==> 07-21: inputs <==
## magnitude_wrapper
module magnitude_wrapper(
	input aclk,
	input aresetn,
	input s_i_data_valid,
	output reg s_o_data_ready,
	input [31:0] s_i_data,
	output reg m_o_data_valid,
	input m_i_data_ready,
	output reg [31:0] m_o_data
    );
clock: 6.46 ns
lec_check: 0
cap_margin: 30
core_margin: 2
core_utilization: 72
cts_cluster_size: 31
setup_slack_margin: -0.36
slew_margin: 20
run.sh (not shown) runs the stock make flow with config.mk's settings and CLKGATE_MAP_FILE=.
==> 06-14: changes against 07-21 <==
ABC_AREA = 1   (was default)
CAP_MARGIN = 20   (was 30)
CTS_CLUSTER_SIZE = 93   (was 31)
SETUP_SLACK_MARGIN = default   (was -0.36)
TNS_END_PERCENT = 15   (was default)
==> flow/constraint.sdc (replaced) <==
create_clock -name core_clock -period 5.29 [get_ports {aclk}]
set_input_delay 1.0580 -clock core_clock [delete_from_list [all_inputs] [get_ports {aclk}]]
set_output_delay 1.0580 -clock core_clock [all_outputs]
set_load 0.01 [all_outputs]
==> impl_metrics.env <==
# source this file to load flow results
export IMPL_status="complete, but fails checks"
export IMPL_violations="setup timing"
export IMPL_insertedDiodeCount=4
export IMPL_synth_area_yosys_um2=19600
export IMPL_signal_buffers=349
export IMPL_fin_ws_ns=-1.48
export IMPL_setup_viol=26
(the above is from 06-14)
==> impl_metrics.env <==
# source this file to load flow results
export IMPL_setup_viol=21
export IMPL_insertedDiodeCount=0
export IMPL_violations="setup timing"
export IMPL_synth_area_yosys_um2=18500
export IMPL_via_per_inst=5.77
export IMPL_fmax_ghz=0.137
export IMPL_signal_buffers=345
export IMPL_status="complete, but fails checks"
export IMPL_finalNonFillerCells=2435
export IMPL_fin_ws_ns=-0.832
export IMPL_dp_final_hpwl_um=36100
(the above is from 07-21)


==> inputs of job 3261 <==
Starting RTL as in the previous note.
clock: 6.66 ns
lec_check: 0
cap_margin: 35
cell_pad_in_sites_detail_placement: 2
core_margin: 6
core_utilization: 42
cts_cluster_size: 30
gpl_routability_driven: 0
gpl_timing_driven: 0
min_routing_layer: met2
setup_slack_margin: -0.36
slew_margin: 20
tns_end_percent: 40
==> job 4854: changes against job 3261 <==
- ABC_AREA: not set -> 1
- CAP_MARGIN: 35 -> 15
- CELL_PAD_IN_SITES_DETAIL_PLACEMENT: 2 -> not set
- CORE_MARGIN: 6 -> 2
- CORE_UTILIZATION: 42 -> 72
- CTS_CLUSTER_DIAMETER: not set -> 209
- CTS_CLUSTER_SIZE: 30 -> 34
- GPL_ROUTABILITY_DRIVEN: 0 -> not set
- GPL_TIMING_DRIVEN: 0 -> not set
- MIN_ROUTING_LAYER: met2 -> not set
- SETUP_SLACK_MARGIN: -0.36 -> not set
- TNS_END_PERCENT: 40 -> not set
==> flow/constraint.sdc (replaced) <==
create_clock -name core_clock -period 4.54 [get_ports {aclk}]
set_input_delay 0.9080 -clock core_clock [delete_from_list [all_inputs] [get_ports {aclk}]]
set_output_delay 0.9080 -clock core_clock [all_outputs]
set_load 0.01 [all_outputs]
==> job 3066: changes against job 3261 <==
- CAP_MARGIN: 35 -> 20
- CELL_PAD_IN_SITES_DETAIL_PLACEMENT: 2 -> not set
- CORE_MARGIN: 6 -> 2
- CORE_UTILIZATION: 42 -> 72
- CTS_CLUSTER_SIZE: 30 -> 36
- GPL_ROUTABILITY_DRIVEN: 0 -> not set
- GPL_TIMING_DRIVEN: 0 -> not set
- MIN_ROUTING_LAYER: met2 -> not set
- SETUP_SLACK_MARGIN: -0.36 -> not set
- TNS_END_PERCENT: 40 -> not set
==> flow/constraint.sdc (replaced) <==
create_clock -name core_clock -period 6.92 [get_ports {aclk}]
set_input_delay 1.3840 -clock core_clock [delete_from_list [all_inputs] [get_ports {aclk}]]
set_output_delay 1.3840 -clock core_clock [all_outputs]
set_load 0.01 [all_outputs]
==> job 9413: changes against job 3261 <==
- CAP_MARGIN: 35 -> 30
- CELL_PAD_IN_SITES_DETAIL_PLACEMENT: 2 -> not set
- CORE_ASPECT_RATIO: not set -> 0.5
- CORE_MARGIN: 6 -> 2
- CORE_UTILIZATION: 42 -> 22
- CTS_CLUSTER_SIZE: 30 -> not set
- GPL_ROUTABILITY_DRIVEN: 0 -> not set
- GPL_TIMING_DRIVEN: 0 -> not set
- MIN_ROUTING_LAYER: met2 -> not set
- TNS_END_PERCENT: 40 -> 50
==> flow/constraint.sdc (replaced) <==
create_clock -name core_clock -period 11.4 [get_ports {aclk}]
set_input_delay 2.2800 -clock core_clock [delete_from_list [all_inputs] [get_ports {aclk}]]
set_output_delay 2.2800 -clock core_clock [all_outputs]
set_load 0.01 [all_outputs]
==> changes_impl.md <==
### Implementation results

- Pre-CTS setup slack: -2.026 ns
- Complex Gates by Area: under 10%
- Mapped Cells: ~2200
- DP Area: 22830 µm²
- Yosys Instances: 2231
- Top cells by count: inv_1 (750), nand2_1 (473), fa_1 (384)
- # rows: 60
- Grt ovf: roughly 94
- Error msg: [ERROR GRT-0232] Routing congestion too high. Check the congestion heatmap in the GUI.
- Stopping stage: 5_1_grt
- Adder share: between 50% and 60%
- Status: did not finish
- Resized cells post-CTS: ~240
- Post-synthesis cell area: 19560 µm²
- Dpl hpwl: between 40 and 50 mm
That was job 4854.
==> changes_impl.md <==
### Implementation results

- Adder share: a little over half
- Grt ovf: 0
- DP Area: 20880 µm²
- Yosys Instances: ~1800
- Mapped Cells: between 1500 and 2000
- Final Worst Setup Slack: -0.3822 ns
- Dpl hpwl: 35.62 mm
- Pre-CTS setup slack: -0.4127 ns
- Complex Gates by Area: ~4.6%
- Resized cells post-CTS: between 80 and 90
- Top cells by count: inv_1 (515), fa_1 (384), ha_1 (195)
- Endpoints failing setup: 11
- Layout Check Fails: negative setup slack
- Status: complete, but fails checks
That was job 3066.
==> changes_impl.md <==
### Implementation results

- Status: did not finish
- Stopping stage: 5_1_grt
- Error msg: [ERROR GRT-0232] Routing congestion too high. Check the congestion heatmap in the GUI.
- # rows: roughly 76
- Die width: approximately 220 µm
- Top cells by count: inv_1 (515), fa_1 (384), ha_1 (195)
- Die Ht: between 200 and 250 µm
- Grt ovf: around 54
- DP Area: 20010 µm²
- Resized cells post-CTS: 195
- Adder share: around 55%
- CTS Sinks: ~100
- Dpl hpwl: between 60 and 70 mm
- Complex Gates by Area: between 4 and 5%
- Post-synthesis cell area: about 19000 µm²
- Pre-CTS setup slack: -2.355 ns
- Mapped Cells: between 1500 and 2000
- Yosys Instances: between 1500 and 2000
- Fp_density: a little over two fifths
That was job 3261.
==> changes_impl.md <==
### Implementation results

- # rows: 75
- Crit end category: flip-flop
- DP Area: a little over 20000 µm²
- Complex Gates by Area: 4.595%
- Adder share: ~55%
- Yosys Instances: 1791
- Status: finished clean
- Dpl hpwl: 32.93 mm
- Via density: 4.000
- GR Util met3: between 1 and 1.5%
- Asr flop ratio synth: 0%
- Die area: slightly below 90000 µm²
- Grt ovf: 0
- Resized cells post-CTS: 0
- Pre-CTS setup slack: between 3 and 4 ns
- Mapped Cells: about 1800
- Synthesized registers: 100
That was job 9413.


==> trial 1 <==
==> flow/design.v <==
`timescale 1ns / 1ps
module magnitude_wrapper(
	input aclk,
	input aresetn,
	input s_i_data_valid,
	output reg s_o_data_ready,
	input [31:0] s_i_data,
	output reg m_o_data_valid,
	input m_i_data_ready,
	output reg [31:0] m_o_data
    );
	reg [31:0] o_data_temp;
	reg [15:0] data_real;
	reg [15:0] data_imag;
	reg start_calc;
	reg ack_calc;
	wire [15:0] in_real = s_i_data[15:0];
	wire [15:0] in_imag = s_i_data[31:16];
	always @ (posedge aclk)
		begin
			if (aresetn == 0) begin
				s_o_data_ready <= 1'b0;
				start_calc <= 1'b0;
			end
			if (ack_calc == 1'b1) begin
				start_calc <= 0;
			end
			if ( (s_i_data_valid == 1'b1) && (ack_calc == 0)) begin
				if (in_real[15] == 1'b1)
					data_real <= ~in_real + 16'd1;
				else
					data_real <= in_real;
				if (in_imag[15] == 1'b1)
					data_imag <= ~in_imag + 16'd1;
				else
					data_imag <= in_imag;
				s_o_data_ready <= 1;
				start_calc <= 1'b1;
			end
		end
	always @ (posedge aclk)
		begin
			if (aresetn == 0) begin
				ack_calc <= 0;
			end
			if (start_calc == 1'b1) begin
				ack_calc <= 1;
				o_data_temp <= data_real*data_real + data_imag*data_imag;
			end
			else begin
				ack_calc <= 0;
			end
		end
	always @ (posedge aclk)
		begin
			if (aresetn == 0) begin
				m_o_data_valid <= 1'b0;
			end
			if (m_i_data_ready == 1'b1) begin
				if (ack_calc == 0) begin
					m_o_data_valid <= 1'b0;
				end
				else begin
					m_o_data_valid <= 1'b1;
					m_o_data <= o_data_temp;
				end
			end
		end
endmodule
==> flow/run.sh <==
#!/bin/bash
# the make line also repeats each setting of config.mk as NAME=value (left out here)
make -C /OpenROAD-flow-scripts/flow DESIGN_CONFIG=/design/flow/config.mk WORK_HOME=/design/flow/orfs CLKGATE_MAP_FILE= finish
==> flow/config.mk <==
export PLATFORM = sky130hd
export DESIGN_NAME = magnitude_wrapper
export DESIGN_NICKNAME = magnitude_wrapper
export VERILOG_FILES = /design/flow/design.v
export SDC_FILE = /design/flow/constraint.sdc
export NUM_CORES = 4
export LEC_CHECK = 0
export ABC_AREA = 1
export CAP_MARGIN = 30
export CORE_MARGIN = 2
export CORE_UTILIZATION = 72
export CTS_CLUSTER_DIAMETER = 217
export CTS_CLUSTER_SIZE = 76
export HOLD_SLACK_MARGIN = -0.09
export PLACE_DENSITY = 0.43
export SETUP_SLACK_MARGIN = -0.36
export SLEW_MARGIN = 40
==> flow/constraint.sdc <==
create_clock -name core_clock -period 5.54 [get_ports {aclk}]
set_input_delay 1.1080 -clock core_clock [delete_from_list [all_inputs] [get_ports {aclk}]]
set_output_delay 1.1080 -clock core_clock [all_outputs]
set_load 0.01 [all_outputs]
==> build 23 (differences from trial 1) <==
==> flow/config.mk (replaced) <==
export PLATFORM = sky130hd
export DESIGN_NAME = magnitude_wrapper
export DESIGN_NICKNAME = magnitude_wrapper
export VERILOG_FILES = /design/flow/design.v
export SDC_FILE = /design/flow/constraint.sdc
export NUM_CORES = 4
export LEC_CHECK = 0
export ABC_AREA = 1
export CAP_MARGIN = 20
export CORE_MARGIN = 2
export CORE_UTILIZATION = 72
export CTS_CLUSTER_SIZE = 99
export SLEW_MARGIN = 20
export TNS_END_PERCENT = 15
==> flow/constraint.sdc (replaced) <==
create_clock -name core_clock -period 5.27 [get_ports {aclk}]
set_input_delay 1.0540 -clock core_clock [delete_from_list [all_inputs] [get_ports {aclk}]]
set_output_delay 1.0540 -clock core_clock [all_outputs]
set_load 0.01 [all_outputs]
==> trial 26 (differences from trial 1) <==
==> flow/config.mk (replaced) <==
export PLATFORM = sky130hd
export DESIGN_NAME = magnitude_wrapper
export DESIGN_NICKNAME = magnitude_wrapper
export VERILOG_FILES = /design/flow/design.v
export SDC_FILE = /design/flow/constraint.sdc
export NUM_CORES = 4
export LEC_CHECK = 0
export CAP_MARGIN = 30
export CORE_MARGIN = 2
export CORE_UTILIZATION = 22
export CTS_CLUSTER_DIAMETER = 256
export CTS_CLUSTER_SIZE = 100
export SETUP_SLACK_MARGIN = -0.36
export SLEW_MARGIN = 20
export TNS_END_PERCENT = 10
==> flow/constraint.sdc (replaced) <==
create_clock -name core_clock -period 11.4 [get_ports {aclk}]
set_input_delay 2.2800 -clock core_clock [delete_from_list [all_inputs] [get_ports {aclk}]]
set_output_delay 2.2800 -clock core_clock [all_outputs]
set_load 0.01 [all_outputs]
==> results <==
Run status: build 23 complete, but fails checks; trial 26 no timing/DRC/antenna violations; trial 1 complete, but fails checks
Violated checks: build 23 setup timing; trial 26 -; trial 1 setup timing
Inverter count: build 23 756; trial 26 515; trial 1 756
Number of signal-net buffers in the layout: build 23 340; trial 26 74; trial 1 374
Arrival time reported for the critical path endpoint: build 23 6770 ps; trial 26 8160 ps; trial 1 7610 ps
Combinational share of cell area: build 23 60.04%; trial 26 64.79%; trial 1 60.17%
Met3 routed wirelength: build 23 3.584 mm; trial 26 1.047 mm; trial 1 8.767 mm
Worst r2r src: build 23 data_imag[1]; trial 26 data_real[11]; trial 1 data_imag[13]
End of the worst hold path: build 23 ack_calc; trial 26 m_o_data[7]; trial 1 ack_calc
Number of fill cells in the layout: build 23 1323; trial 26 8940; trial 1 1008
Share of the clock period used by the worst path after layout: build 23 126.2%; trial 26 70.33%; trial 1 134.6%
# Post-CTS Setup Buffers: build 23 20; trial 26 0; trial 1 44
Worst reg2reg endpoint: build 23 o_data_temp[12]; trial 26 o_data_temp[31]; trial 1 o_data_temp[28]
Die W: build 23 168.8 um; trial 26 294.3 um; trial 1 168.8 um
Length in cells of the worst reg-to-reg path: build 23 21; trial 26 22; trial 1 25
